## CPU_6507
module CPU_6507(
	output [12:0] addr_bus,
	output reg [7:0] d_out,
	input [7:0] d_in,
	output reg wenb,
	input clk,
	input rstb,
	input rdy
);
Size: roughly 100 flip-flops, roughly 33 I/O pins, ~15000 um^2 of cells after synthesis.
make LEC_CHECK=0 ABC_AREA=0 CAP_MARGIN=20 CELL_PAD_IN_SITES_GLOBAL_PLACEMENT=3 CORE_MARGIN=2 CORE_UTILIZATION=23 CTS_CLUSTER_SIZE=29 MAX_ROUTING_LAYER=met4 PLACE_DENSITY_LB_ADDON=0.13 SETUP_SLACK_MARGIN=0.99 SLEW_MARGIN=25 TNS_END_PERCENT=65 finish   # period 7.79 ns
run.sh (not shown) runs the stock make flow with config.mk's settings and CLKGATE_MAP_FILE=.
The baseline ran to the end with no violations.
Change:
==> flow/config.mk (replaced) <==
export PLATFORM = sky130hd
export DESIGN_NAME = CPU_6507
export DESIGN_NICKNAME = CPU_6507
export VERILOG_FILES = /design/flow/design.v
export SDC_FILE = /design/flow/constraint.sdc
export NUM_CORES = 4
export LEC_CHECK = 0
export CAP_MARGIN = 20
export CORE_MARGIN = 2
export CORE_UTILIZATION = 40
export SLEW_MARGIN = 20
==> flow/constraint.sdc (replaced) <==
create_clock -name core_clock -period 9.0 [get_ports {clk}]
set_input_delay 1.8000 -clock core_clock [delete_from_list [all_inputs] [get_ports {clk}]]
set_output_delay 1.8000 -clock core_clock [all_outputs]
set_load 0.01 [all_outputs]
Global-route usage increases by 9.4 points.
Total power shrinks by 19%.
Setup slack gets worse by 0.20 ns.
Final area decreases by 6.1%.
Non-clock buffer count falls by 61.
Register-to-register slack gets better by 0.16 ns.
Hold slack degrades by 0.012 ns.
Clock-buffer cell count grows by 1.
Via count increases by 2.2%.
Change:
--- a/flow/config.mk
+++ b/flow/config.mk
@@ -10 +10 @@
-export CORE_UTILIZATION = 40
+export CORE_UTILIZATION = 32
==> flow/constraint.sdc (replaced) <==
create_clock -name core_clock -period 8.2 [get_ports {clk}]
set_input_delay 1.6400 -clock core_clock [delete_from_list [all_inputs] [get_ports {clk}]]
set_output_delay 1.6400 -clock core_clock [all_outputs]
set_load 0.01 [all_outputs]
Non-clock buffer count rises by 9.
Power climbs by roughly a tenth.
Cell count went up by a few percent.
Wire length rose slightly.
Count of clock-buffer cells in the layout goes down by 2.
Critical path depth does not change.
Design area went up slightly.
Via count went up slightly.
Sequential share of layout area shrinks by 0.20 points.
Worst setup slack is worse by 0.13 ns.
Change:
--- a/flow/config.mk
+++ b/flow/config.mk
@@ -10 +10 @@
-export CORE_UTILIZATION = 32
+export CORE_UTILIZATION = 16
==> flow/constraint.sdc (replaced) <==
create_clock -name core_clock -period 9.02 [get_ports {clk}]
set_input_delay 1.8040 -clock core_clock [delete_from_list [all_inputs] [get_ports {clk}]]
set_output_delay 1.8040 -clock core_clock [all_outputs]
set_load 0.01 [all_outputs]
Result: Via count falls by 2.5%; non-clock buffer count falls by 21; setup slack gets better by 0.33 ns; combinational power falls by 12%; hold slack is about the same; routed wire length falls by 3.4%; core utilization falls by 17 points; synthesized area stays the same; first-iteration DRC count rises by 1.6%; count of clock-buffer cells in the layout stays the same; die size rises by 98%.

---

Setup of run A:
CPU_6507 again, from the RTL that the note above started with.
Settings: LEC_CHECK=0, CAP_MARGIN=20, CORE_MARGIN=2, CORE_UTILIZATION=40, CTS_CLUSTER_DIAMETER=394, CTS_CLUSTER_SIZE=99, SETUP_SLACK_MARGIN=-0.89, SLEW_MARGIN=20; clock period 9.0 ns.
diff inputs: run A => run B
- a deleted CTS_CLUSTER_DIAMETER that had been 394
- a deleted CTS_CLUSTER_SIZE that had been 99
- a change of CORE_UTILIZATION from 40 to 68
- a deleted SETUP_SLACK_MARGIN that had been -0.89
- a change of the clock period (ns, I/O delays scaled along) from 9.0 to 14.3
[summary]
- In the floorplan summary, run B is listed with a die area less than that of run A.
- Changes observed in run B relative to run A: utilization now sits higher, post-route worst setup slack now sits higher, overall power consumption now sits lower, via count now sits higher, clock buffer count now sits lower.
For run C, these inputs were changed with respect to run B:
- an added ABC_AREA of 1
- a change of CORE_UTILIZATION from 68 to 72
- an added CTS_CLUSTER_DIAMETER of 95
- a change of the clock period (ns, I/O delays scaled along) from 14.3 to 4.45
### Flow results
What ended run C was a tool error in global routing; the run never finished.
[compare] base=run B new=run C: post-synth area from yosys stat lost 450 sq um; TritonCTS buffer count neither gained nor lost much; area after synthesis lost about 3%; count of state elements after synthesis neither gained nor lost much; parity-gate share of the synthesized area counting xor and xnor cells lost 1.2 points.
Summary of run C over run B: share of synthesized area spent on multiplexers dropped 4.6 points, synthesized cell count rose by 262, floorplan net count grew by 262, number of setup buffers added after CTS up 63, effective utilization at floorplan climbed 3.7 points.
Run C vs run B — die boundary width dropped 4.2%.
> inputs changed (run C -> run D)
- CTS_CLUSTER_DIAMETER no longer set, was 95
- CORE_UTILIZATION now 59, was 72
- SETUP_SLACK_MARGIN now 0.33, previously not set
- the clock period (ns, I/O delays scaled along) now 4.55, was 4.45
### Flow results
From run D to run C, number of cells in Yosys stat did not move at all. Run D and run C ended up with roughly the same synthesized chip area reported by yosys. Run D ends up with a area of the core that is 21% higher than in run C. Between run C and run D, sum of net half-perimeters after detailed placement increased. On final weighted congestion in routability-driven placement, the lower figure sits with run D, not run C. On maximum number of buffers from clock root to sink, run C tracks run D almost exactly. Going from run C to run D, the die area was found to have gone up by 21%. Run D did not finish; a tool error ended it in global routing. Compare run D and run C | horizontal die dimension higher: run D.

---

Starting RTL as in the previous note.
Settings: LEC_CHECK=0, CAP_MARGIN=20, CORE_MARGIN=2, CORE_UTILIZATION=70, PLACE_DENSITY_LB_ADDON=0.01, SETUP_SLACK_MARGIN=1.95, SLEW_MARGIN=20, TNS_END_PERCENT=5; clock period 6.74 ns.
The baseline never finished: it broke off in 5_1_grt.
Next try:
--- a/flow/config.mk
+++ b/flow/config.mk
@@ -7,7 +7,7 @@
 export LEC_CHECK = 0
+export ABC_AREA = 1
 export CAP_MARGIN = 20
 export CORE_MARGIN = 2
-export CORE_UTILIZATION = 70
-export PLACE_DENSITY_LB_ADDON = 0.01
-export SETUP_SLACK_MARGIN = 1.95
+export CORE_UTILIZATION = 58
+export SETUP_SLACK_MARGIN = 1.34
 export SLEW_MARGIN = 20
==> flow/constraint.sdc (replaced) <==
create_clock -name core_clock -period 4.58 [get_ports {clk}]
set_input_delay 0.9160 -clock core_clock [delete_from_list [all_inputs] [get_ports {clk}]]
set_output_delay 0.9160 -clock core_clock [all_outputs]
set_load 0.01 [all_outputs]
After rerunning:
- The new run completed, yet does not pass: negative setup slack
- die area rises by 16%
- synthesized cell count went up by 13%
- synthesized area went down by 3.1%
Next try:
--- a/flow/config.mk
+++ b/flow/config.mk
@@ -7,7 +7,7 @@
 export LEC_CHECK = 0
-export ABC_AREA = 1
 export CAP_MARGIN = 20
 export CORE_MARGIN = 2
-export CORE_UTILIZATION = 58
-export SETUP_SLACK_MARGIN = 1.34
+export CORE_UTILIZATION = 71
+export PLACE_DENSITY_LB_ADDON = 0.0
+export SETUP_SLACK_MARGIN = 1.95
 export SLEW_MARGIN = 20
==> flow/constraint.sdc (replaced) <==
create_clock -name core_clock -period 6.74 [get_ports {clk}]
set_input_delay 1.3480 -clock core_clock [delete_from_list [all_inputs] [get_ports {clk}]]
set_output_delay 1.3480 -clock core_clock [all_outputs]
set_load 0.01 [all_outputs]
The changed run aborted during 5_1_grt (GRT-0232). Synthesized cell count went down by about 11%. Area after synthesis went up by 3.2%. Die size went down by about 15%.
Next try:
--- a/flow/config.mk
+++ b/flow/config.mk
@@ -7,8 +7,7 @@
 export LEC_CHECK = 0
+export ABC_AREA = 1
 export CAP_MARGIN = 20
 export CORE_MARGIN = 2
-export CORE_UTILIZATION = 71
-export PLACE_DENSITY_LB_ADDON = 0.0
-export SETUP_SLACK_MARGIN = 1.95
+export CORE_UTILIZATION = 59
+export CTS_CLUSTER_SIZE = 100
 export SLEW_MARGIN = 20
-export TNS_END_PERCENT = 5
==> flow/constraint.sdc (replaced) <==
create_clock -name core_clock -period 6.73 [get_ports {clk}]
set_input_delay 1.3460 -clock core_clock [delete_from_list [all_inputs] [get_ports {clk}]]
set_output_delay 1.3460 -clock core_clock [all_outputs]
set_load 0.01 [all_outputs]
After rerunning:
- The new run completed with no timing, DRC or antenna violations
- area after synthesis went down by 3.1%
- synthesized cell count went up by 13%
- die size went up by 16%
Next try:
--- a/flow/config.mk
+++ b/flow/config.mk
@@ -7,7 +7,6 @@
 export LEC_CHECK = 0
-export ABC_AREA = 1
 export CAP_MARGIN = 20
 export CORE_MARGIN = 2
-export CORE_UTILIZATION = 59
-export CTS_CLUSTER_SIZE = 100
+export CORE_UTILIZATION = 64
+export SETUP_SLACK_MARGIN = 1.95
 export SLEW_MARGIN = 20
==> flow/constraint.sdc (replaced) <==
create_clock -name core_clock -period 6.74 [get_ports {clk}]
set_input_delay 1.3480 -clock core_clock [delete_from_list [all_inputs] [get_ports {clk}]]
set_output_delay 1.3480 -clock core_clock [all_outputs]
set_load 0.01 [all_outputs]
After rerunning:
- total power is about the same
- via count is higher by 7.8%
- die size falls by 4.8%
- cell area goes up by 16%
- non-clock buffer count increases by 113
- core utilization rose by 13 points
- wire length came out higher by 12%
Power figures rest on the tool's default switching activity, not on a simulated workload.
